== job 9700 ==
==> flow/design.v (excerpt) <==
module mdc (clk, rst_n, start, A, B, out, done);
input clk, rst_n, start;
input [7:0] A, B;
output reg [7:0] out;
output reg done;
reg [1:0] state;
reg [7:0] A_aux, B_aux;
localparam IDLE = 2'b00;
localparam SUBTRACT = 2'b01;
localparam FINISHED = 2'b10;
always @(posedge clk or negedge rst_n) begin
    if (!rst_n) begin
        state <= IDLE;
        out <= 0;
        done <= 0;
    end else begin
        done <= 0;
        case (state)
            IDLE: begin
                state <= IDLE;
                if (start) begin
                    state <= SUBTRACT;
                    A_aux <= A;
                    B_aux <= B;
                end
            end
            SUBTRACT: begin
                state <= SUBTRACT;
                if (A_aux > B_aux)
                    A_aux <= A_aux - B_aux;
                else if (B_aux > A_aux)
                    B_aux <= B_aux - A_aux;
                else
                    state <= FINISHED;
            end
            FINISHED: begin
                state <= IDLE;
                done <= 1;
                out <= A_aux;
            end
            default: state <= IDLE;
        endcase
    end
end
endmodule
Settings: LEC_CHECK=0, CAP_MARGIN=40, CORE_MARGIN=2, CORE_UTILIZATION=68, CTS_BUF_LIST=sky130_fd_sc_hd__clkbuf_16, SLEW_MARGIN=20; clock period 2.21 ns.
run.sh (not shown) runs the stock make flow with config.mk's settings and CLKGATE_MAP_FILE=.
Job 9700: aborted in global routing (tool error)
## Diff of input files: job 6224 against job 9700
--- a/flow/config.mk
+++ b/flow/config.mk
@@ -7,5 +7,5 @@
 export LEC_CHECK = 0
-export CAP_MARGIN = 40
+export CAP_MARGIN = 0
 export CORE_MARGIN = 2
-export CORE_UTILIZATION = 68
+export CORE_UTILIZATION = 66
 export CTS_BUF_LIST = sky130_fd_sc_hd__clkbuf_16
==> flow/constraint.sdc <==
create_clock -name core_clock -period 2.2 [get_ports {clk}]
set_input_delay 0.4400 -clock core_clock [delete_from_list [all_inputs] [get_ports {clk}]]
set_output_delay 0.4400 -clock core_clock [all_outputs]
set_load 0.01 [all_outputs]
Findings:
- Reported for job 9700 and job 6224, area fraction in and, or, nand and nor cells turned out identical to the last digit.
- The log for job 6224 ends in clock tree synthesis with error DPL-0033, so the run never completed.
- Going from job 9700 to job 6224, the width of the chip was found to have gone up by about 1.4%.
- Changes observed in job 6224 relative to job 9700: vertical die size went up; die size +about 3%; half-perimeter wire length after placement now smaller; instance area after placement down 0.61%; fraction of the core area occupied by cells at floorplan fell by 1.2 points.
Here is what was changed in the inputs of job 5221 compared with job 6224.
--- a/flow/config.mk
+++ b/flow/config.mk
@@ -7,5 +7,6 @@
 export LEC_CHECK = 0
-export CAP_MARGIN = 0
+export ABC_AREA = 1
+export CAP_MARGIN = 20
 export CORE_MARGIN = 2
-export CORE_UTILIZATION = 66
+export CORE_UTILIZATION = 72
 export CTS_BUF_LIST = sky130_fd_sc_hd__clkbuf_16
==> flow/constraint.sdc <==
create_clock -name core_clock -period 2.27 [get_ports {clk}]
set_input_delay 0.4540 -clock core_clock [delete_from_list [all_inputs] [get_ports {clk}]]
set_output_delay 0.4540 -clock core_clock [all_outputs]
set_load 0.01 [all_outputs]
Findings:
What ended job 5221 was a tool error in global routing; the run never finished.
Cmp job 5221 and job 6224 / compound-cell area share of the yosys netlist / lower: job 5221
Diff job 6224 -> job 5221 | synthesized netlist net count | up by more than 10%
Simple logic cell fraction of the synthesized area, job 5221 and job 6224: smaller value in job 6224
Compared with job 6224, job 5221 shows area after synthesis that has gone down by a few percent.
The inputs of job 9363 differ from those of job 5221 as listed below.
--- a/flow/config.mk
+++ b/flow/config.mk
@@ -7,6 +7,5 @@
 export LEC_CHECK = 0
-export ABC_AREA = 1
 export CAP_MARGIN = 20
 export CORE_MARGIN = 2
-export CORE_UTILIZATION = 72
+export CORE_UTILIZATION = 40
 export CTS_BUF_LIST = sky130_fd_sc_hd__clkbuf_16
==> flow/constraint.sdc <==
create_clock -name core_clock -period 2.85 [get_ports {clk}]
set_input_delay 0.5700 -clock core_clock [delete_from_list [all_inputs] [get_ports {clk}]]
set_output_delay 0.5700 -clock core_clock [all_outputs]
set_load 0.01 [all_outputs]
==> comparison <==
- Job 9363 ended with every stage complete and zero timing, DRC or antenna violations.
- Going from job 5221 to job 9363, complex-gate fraction of the synthesized area grows by 13 points.
- Per the comparison of job 9363 with job 5221, number of placed instances, taps included shrank by 2.3%; total standard cell area after synthesis grew by 4.8%.

---

Starting RTL as in the previous note.
export LEC_CHECK = 0
export CAP_MARGIN = 35
export CORE_ASPECT_RATIO = 0.5
export CORE_MARGIN = 2
export CORE_UTILIZATION = 72
export CTS_BUF_LIST = sky130_fd_sc_hd__clkbuf_16
export CTS_CLUSTER_DIAMETER = 396
export CTS_CLUSTER_SIZE = 10
export HOLD_SLACK_MARGIN = 0.29
export SETUP_SLACK_MARGIN = 1.18
export SLEW_MARGIN = 20
create_clock -name core_clock -period 4.03 [get_ports {clk}]
Edit:
- CAP_MARGIN: 35 -> 0
- CORE_ASPECT_RATIO: 0.5 -> default
- CORE_UTILIZATION: 72 -> 66
- CTS_CLUSTER_DIAMETER: 396 -> default
- CTS_CLUSTER_SIZE: 10 -> default
- HOLD_SLACK_MARGIN: 0.29 -> default
- SETUP_SLACK_MARGIN: 1.18 -> default
- clock period: 4.03 -> 2.15 ns (I/O delays scaled with it)
Result:
- This time the run did not get past 5_1_grt on DPL-0038
- die area came out higher by about 8%
- synthesized area is unchanged
- synthesized cell count does not change
Edit:
- CORE_UTILIZATION: 66 -> 68
- clock period: 2.15 -> 2.21 ns (I/O delays scaled with it)
Effect: The new run did not get past 5_1_grt with GRT-0232. Area after synthesis does not change. Synthesized cell count stays the same. Die size fell by a few percent.

---

mdc again, from the RTL that the note above started with.
## mdc
module mdc (clk, rst_n, start, A, B, out, done);
input clk, rst_n, start;
input [7:0] A, B;
output reg [7:0] out;
output reg done;
reg [1:0] state;
reg [7:0] A_aux, B_aux;
localparam IDLE = 2'b00;
localparam SUBTRACT = 2'b01;
localparam FINISHED = 2'b10;
always @(posedge clk or negedge rst_n) begin
    if (!rst_n) begin
        state <= IDLE;
        out <= 0;
        done <= 0;
    end else begin
        done <= 0;
        case (state)
            IDLE: begin
                state <= IDLE;
                if (start) begin
                    state <= SUBTRACT;
                    A_aux <= A;
                    B_aux <= B;
                end
            end
            SUBTRACT: begin
                state <= SUBTRACT;
                if (A_aux > B_aux)
                    A_aux <= A_aux - B_aux;
                else if (B_aux > A_aux)
                    B_aux <= B_aux - A_aux;
                else
                    state <= FINISHED;
            end
            FINISHED: begin
                state <= IDLE;
                done <= 1;
                out <= A_aux;
            end
            default: state <= IDLE;
        endcase
    end
end
endmodule
clock: 2.15 ns
lec_check: 0
cap_margin: 40
core_margin: 2
core_utilization: 68
cts_buf_list: sky130_fd_sc_hd__clkbuf_16
slew_margin: 20
The baseline stopped in global routing.
Next try:
CTS_CLUSTER_SIZE = 89   (was not set)
GPL_TIMING_DRIVEN = 1   (was not set)
SETUP_SLACK_MARGIN = -0.13   (was not set)
clock period = 3.94 ns   (was 2.15 ns; I/O delays follow)
Now the flow finished clean.
Synthesized cell count is unchanged.
Area after synthesis does not change.
Die area stays the same.
Next try:
CORE_UTILIZATION = 66   (was 68)
CTS_CLUSTER_SIZE = not set   (was 89)
GPL_TIMING_DRIVEN = not set   (was 1)
SETUP_SLACK_MARGIN = not set   (was -0.13)
clock period = 2.17 ns   (was 3.94 ns; I/O delays follow)
Outcome: Now the flow stopped in clock tree synthesis, error DPL-0033; synthesized cell count stays the same; die area went up by 2.8%; area after synthesis is unchanged.
Next try:
CAP_MARGIN = 20   (was 40)
CORE_UTILIZATION = 63   (was 66)
clock period = 2.27 ns   (was 2.17 ns; I/O delays follow)
With this change the flow completed with no timing, DRC or antenna violations.
Synthesized cell count does not change.
Area after synthesis is unchanged.
Die area increases by a few percent.
